==> v25: inputs <==
Design main, start of the top module:
module main(
    input clk,
    input rst,
    input btnl,
	 input btnd,
	 input btnr,
	 input btnp,
	 input [3:0] speed,
    output [7:0] led,
	 output [6:0] seg,
	 output [3:0] an
    );
localparam DB_BITS  = 10;    
localparam DIV_MAX  = 2999;  
localparam DIV_BITS = 12;
localparam SEG_BITS = 10;    
wire [3:0] bebida;
wire [3:0] total;
wire [3:0] cambio;
reg [3:0] display;
wire reset_wire; 
wire reset_contador_wire;
wire cobrar_wire;
wire cancel_wire; 
wire hundred_wire; 
wire five_hundred_wire;
wire [2:0] c_type;
wire [2:0] c_type_saved;
wire t_expired;
wire [2:0] ing_type;
wire [1:0] t_value;
wire on_temp;
wire start_timer;
wire ok;
assign led[1:0] = 2'b00;
Debouncer #(.CNT_BITS(DB_BITS)) coffee(
	.clk(clk),
	.rst(rst),
	.signal(speed[0]),
	.signal_state(bebida[0])
);
Debouncer #(.CNT_BITS(DB_BITS)) coffee_milk(
	.clk(clk),
	.rst(rst),
	.signal(speed[1]),
	.signal_state(bebida[1])
);
Debouncer #(.CNT_BITS(DB_BITS)) cappuc(
	.clk(clk),
	.rst(rst),
	.signal(speed[2]),
	.signal_state(bebida[2])
);
Debouncer #(.CNT_BITS(DB_BITS)) mocca(
	.clk(clk),
	.rst(rst),
	.signal(speed[3]),
	.signal_state(bebida[3])
);
Debouncer #(.CNT_BITS(DB_BITS)) cancel(
		.clk(clk),
	.rst(rst),
		.signal(btnd),
		.signal_state(cancel_wire)
);
Debouncer #(.CNT_BITS(DB_BITS)) reset(
		.clk(clk),
	.rst(rst),
		.signal(btnp),
		.signal_state(reset_wire)
);
Debouncer #(.CNT_BITS(DB_BITS)) hundred_coin(
		.clk(clk),
	.rst(rst),
		.signal(btnl),
		.signal_up(hundred_wire)
);
Debouncer #(.CNT_BITS(DB_BITS)) five_hundred_coin(
		.clk(clk),
	.rst(rst),
		.signal(btnr),
		.signal_up(five_hundred_wire)
);
SelectBebida selector(
	.switches(bebida),
	.c_type(c_type)
);
seven_segment #(.SEG_BITS(SEG_BITS)) seven_seg(
		.clk(clk),
	.rst(rst),
		.in(display),
		.seg(seg),
		.an(an)
);
Comparador comparador (
	.clk(clk),
	.rst(rst),
	.dinero(total),
	.c_type(c_type),
	.cambio(cambio),
	.ok(ok)
);
assign reset_contador_wire = cancel_wire||cobrar_wire;
Contador monedero(
		.clk(clk),
	.rst(rst),
		.one(hundred_wire),
		.five(five_hundred_wire),
  ...
==> flow/config.mk <==
export PLATFORM = sky130hd
export DESIGN_NAME = main
export DESIGN_NICKNAME = main
export VERILOG_FILES = /design/flow/design.v
export SDC_FILE = /design/flow/constraint.sdc
export NUM_CORES = 4
export LEC_CHECK = 0
export CAP_MARGIN = 20
export CELL_PAD_IN_SITES_DETAIL_PLACEMENT = 1
export CORE_ASPECT_RATIO = 0.51
export CORE_MARGIN = 6
export CORE_UTILIZATION = 40
export CTS_CLUSTER_DIAMETER = 50
export CTS_CLUSTER_SIZE = 38
export MAX_ROUTING_LAYER = met5
export MIN_ROUTING_LAYER = met2
export PLACE_DENSITY_LB_ADDON = 0.26
export SLEW_MARGIN = 20
export TNS_END_PERCENT = 5
==> flow/constraint.sdc <==
create_clock -name core_clock -period 10.0 [get_ports {clk}]
set_input_delay 2.0000 -clock core_clock [delete_from_list [all_inputs] [get_ports {clk}]]
set_output_delay 2.0000 -clock core_clock [all_outputs]
set_load 0.01 [all_outputs]
run.sh (not shown) runs the stock make flow with config.mk's settings and CLKGATE_MAP_FILE=.
==> v12: changes against v25 <==
ABC_AREA = 1   (was not set)
CELL_PAD_IN_SITES_DETAIL_PLACEMENT = not set   (was 1)
CORE_ASPECT_RATIO = not set   (was 0.51)
CORE_MARGIN = 2   (was 6)
CORE_UTILIZATION = 72   (was 40)
CTS_CLUSTER_DIAMETER = 356   (was 50)
CTS_CLUSTER_SIZE = 14   (was 38)
HOLD_SLACK_MARGIN = 0.29   (was not set)
MAX_ROUTING_LAYER = not set   (was met5)
MIN_ROUTING_LAYER = not set   (was met2)
PLACE_DENSITY_LB_ADDON = 0.06   (was 0.26)
SETUP_SLACK_MARGIN = 0.28   (was not set)
TNS_END_PERCENT = not set   (was 5)
==> flow/constraint.sdc (replaced) <==
create_clock -name core_clock -period 2.27 [get_ports {clk}]
set_input_delay 0.4540 -clock core_clock [delete_from_list [all_inputs] [get_ports {clk}]]
set_output_delay 0.4540 -clock core_clock [all_outputs]
set_load 0.01 [all_outputs]
==> qor summary <==
item	v25	v12
Run status	complete, no violations	complete, no violations
VDD IR max	0.08049 mV	0.7512 mV
Cell Int Power	0.001142 W	0.005095 W
Sequential fraction of design power	0.548	0.561
Clock slew at the register clock pins of the worst setup and hold paths	0.09 ns	0.06 ns
Vert. Die Dim	116.2 um	114.6 um
Leak	3.426 nW	3.810 nW
Slew HR	0.5401	0.5099
Drt total wl	18200 um	14790 um
Yosys top cell by instances	sky130_fd_sc_hd__dfxtp_1	sky130_fd_sc_hd__nand2_1
Max FO, Critical Path	63	6
Placed Cells incl. Taps	1215	1332
Yosys Chip Area	8521 sq um	8808 sq um
Arrival time of data at the critical path endpoint	4.53 ns	2.31 ns

---

==> 07-26: inputs <==
main again, from the RTL that the note above started with.
## main
module main(
    input clk,
    input rst,
    input btnl,
	 input btnd,
	 input btnr,
	 input btnp,
	 input [3:0] speed,
    output [7:0] led,
	 output [6:0] seg,
	 output [3:0] an
    );
Settings: LEC_CHECK=0, ABC_AREA=1, CAP_MARGIN=30, CELL_PAD_IN_SITES_GLOBAL_PLACEMENT=0, CORE_ASPECT_RATIO=0.55, CORE_MARGIN=5, CORE_UTILIZATION=41, CTS_CLUSTER_SIZE=26, GPL_TIMING_DRIVEN=0, HOLD_SLACK_MARGIN=0.22, MAX_ROUTING_LAYER=met4, MIN_ROUTING_LAYER=met2, PLACE_DENSITY_LB_ADDON=0.19, SLEW_MARGIN=0; clock period 2.79 ns.
==> inputs of 12-28, as changes to 07-26 <==
==> flow/config.mk (replaced) <==
export PLATFORM = sky130hd
export DESIGN_NAME = main
export DESIGN_NICKNAME = main
export VERILOG_FILES = /design/flow/design.v
export SDC_FILE = /design/flow/constraint.sdc
export NUM_CORES = 4
export LEC_CHECK = 0
export ABC_AREA = 0
export CAP_MARGIN = 20
export CELL_PAD_IN_SITES_DETAIL_PLACEMENT = 1
export CELL_PAD_IN_SITES_GLOBAL_PLACEMENT = 3
export CORE_ASPECT_RATIO = 0.55
export CORE_MARGIN = 5
export CORE_UTILIZATION = 16
export CTS_CLUSTER_SIZE = 16
export GPL_ROUTABILITY_DRIVEN = 0
export GPL_TIMING_DRIVEN = 0
export MAX_ROUTING_LAYER = met4
export MIN_ROUTING_LAYER = met1
export PLACE_DENSITY_LB_ADDON = 0.07
export SLEW_MARGIN = 0
==> inputs of 05-01, as changes to 07-26 <==
==> flow/config.mk (replaced) <==
export PLATFORM = sky130hd
export DESIGN_NAME = main
export DESIGN_NICKNAME = main
export VERILOG_FILES = /design/flow/design.v
export SDC_FILE = /design/flow/constraint.sdc
export NUM_CORES = 4
export LEC_CHECK = 0
export CAP_MARGIN = 20
export CORE_MARGIN = 2
export CORE_UTILIZATION = 11
export SLEW_MARGIN = 20
==> flow/constraint.sdc (replaced) <==
create_clock -name core_clock -period 13.5 [get_ports {clk}]
set_input_delay 2.7000 -clock core_clock [delete_from_list [all_inputs] [get_ports {clk}]]
set_output_delay 2.7000 -clock core_clock [all_outputs]
set_load 0.01 [all_outputs]
==> reports/results.ini <==
[pwr]
share_comb_of_total_power = 0.026
clockPowerShare = 0.440

[layout]
final_cell_area_mm2 = 0.00996
final-clk-cell-share = 0.0539

[floorplan]
die_x_um = 208
die_area_mm2 = 0.0246

[grt]
busiest_layer = met3
met2_usage = 0.212

[worst_setup_path]
crit_end = comparador.cambio[0]

[outcome]
run_status = no timing/DRC/antenna violations

[synth]
fa_ha_area_frac = 0.0491

[placement]
postPlaceCellArea_mm2 = 0.00942

-- figures above: 07-26

==> reports/results.ini <==
[outcome]
run_status = no timing/DRC/antenna violations

[synth]
synth.avg_cell_area_um2 = 9.05
fa_ha_area_frac = 0.0508
ys_cells = 942

[floorplan]
fp.dieH_um = 282
die_x_um = 282
die_area_mm2 = 0.0797

[layout]
final-clk-cell-share = 0.0701
final_cell_area_mm2 = 0.0107

[grt]
busiest_layer = met1
grt-ovfl-total = 0
met2_usage = 0.0593

[worst_setup_path]
crit_end = led[4]

[pwr]
share_comb_of_total_power = 0.017
clockPowerShare = 0.499

[final_timing]
clock_skew_ps = 8.99
final_max_slew_viol_count = 0

[placement]
postPlaceCellArea_mm2 = 0.00996

-- figures above: 05-01

==> reports/results.ini <==
[synth]
fa_ha_area_frac = 0.0508

[grt]
busiest_layer = met1
met2_usage = 0.104

[layout]
final_cell_area_mm2 = 0.0105

[final_timing]
period_used_share = 0.926

[pwr]
clockPowerShare = 0.511

[worst_setup_path]
crit_end = comparador.cambio[3]

[floorplan]
die_area_mm2 = 0.0582
die_x_um = 321

[placement]
postPlaceCellArea_mm2 = 0.00968

[outcome]
run_status = no timing/DRC/antenna violations

-- figures above: 12-28


---

==> inputs of run E <==
main again, from the RTL that the note above started with.
Design main, start of the top module:
module main(
    input clk,
    input rst,
    input btnl,
	 input btnd,
	 input btnr,
	 input btnp,
	 input [3:0] speed,
    output [7:0] led,
	 output [6:0] seg,
	 output [3:0] an
    );
export LEC_CHECK = 0
export ABC_AREA = 0
export CAP_MARGIN = 30
export CELL_PAD_IN_SITES_GLOBAL_PLACEMENT = 0
export CORE_ASPECT_RATIO = 1.02
export CORE_MARGIN = 2
export CORE_UTILIZATION = 72
export CTS_CLUSTER_DIAMETER = 45
export MAX_ROUTING_LAYER = met4
export PLACE_DENSITY_LB_ADDON = 0.19
export SETUP_SLACK_MARGIN = 0.34
export SLEW_MARGIN = 0
create_clock -name core_clock -period 2.54 [get_ports {clk}]
==> run M: changes against run E <==
Settings changed: ABC_AREA 0 to 1, CAP_MARGIN 30 to 20, CELL_PAD_IN_SITES_GLOBAL_PLACEMENT 0 to unset, CORE_ASPECT_RATIO 1.02 to unset, CTS_CLUSTER_DIAMETER 45 to 366, CTS_CLUSTER_SIZE set to 10, MAX_ROUTING_LAYER met4 to unset, PLACE_DENSITY_LB_ADDON 0.19 to 0.0, SETUP_SLACK_MARGIN 0.34 to 0.7, SLEW_MARGIN 0 to 20.
==> flow/constraint.sdc (replaced) <==
create_clock -name core_clock -period 2.37 [get_ports {clk}]
set_input_delay 0.4740 -clock core_clock [delete_from_list [all_inputs] [get_ports {clk}]]
set_output_delay 0.4740 -clock core_clock [all_outputs]
set_load 0.01 [all_outputs]
==> comparison <==
Critical path depth: run E is lower than run M (2).
Against run E, the non-clock buffer count of run M is higher by 2.
Die size: run M is larger than run E (3.3%).
Against run M, the final area of run E is lower by 3.0%.
Of run E and run M, run M has the higher cell count (gap about 17%, measured against run M).
Between run E and run M, the lower hold slack is in run M (gap 0.14 ns).
==> figures <==
Run status: run M finished clean; run E finished clean
Initial DRC Count: run M 461; run E 519
MI comb cells: run M 785; run E 678
Average wire per standard cell: run M 12.6 um; run E 16.3 um
Pre-CTS setup slack: run M 0.494 ns; run E 0.00158 ns
P&R area growth vs syn: run M 14.8%; run E 15.1%
Hold Path Stages: run M 2; run E 3
Synth Cell Area: run M 8810 sq um; run E 8520 sq um
Post-layout utilization of the core: run M 84.5%; run E 84.1%
Largest net degree at the start of global routing: run M 42; run E 63
Combinational cell area excluding buffers and inverters: run M 4210 sq um; run E 4330 sq um
Total met3 wirelength after detailed routing: run M 614 um; run E 833 um
Largest clock skew in the final design: run M 0.00993 ns; run E 0.00870 ns
Nonclk buf count: run M 46; run E 44
Power figures rest on the tool's default switching activity, not on a simulated workload.
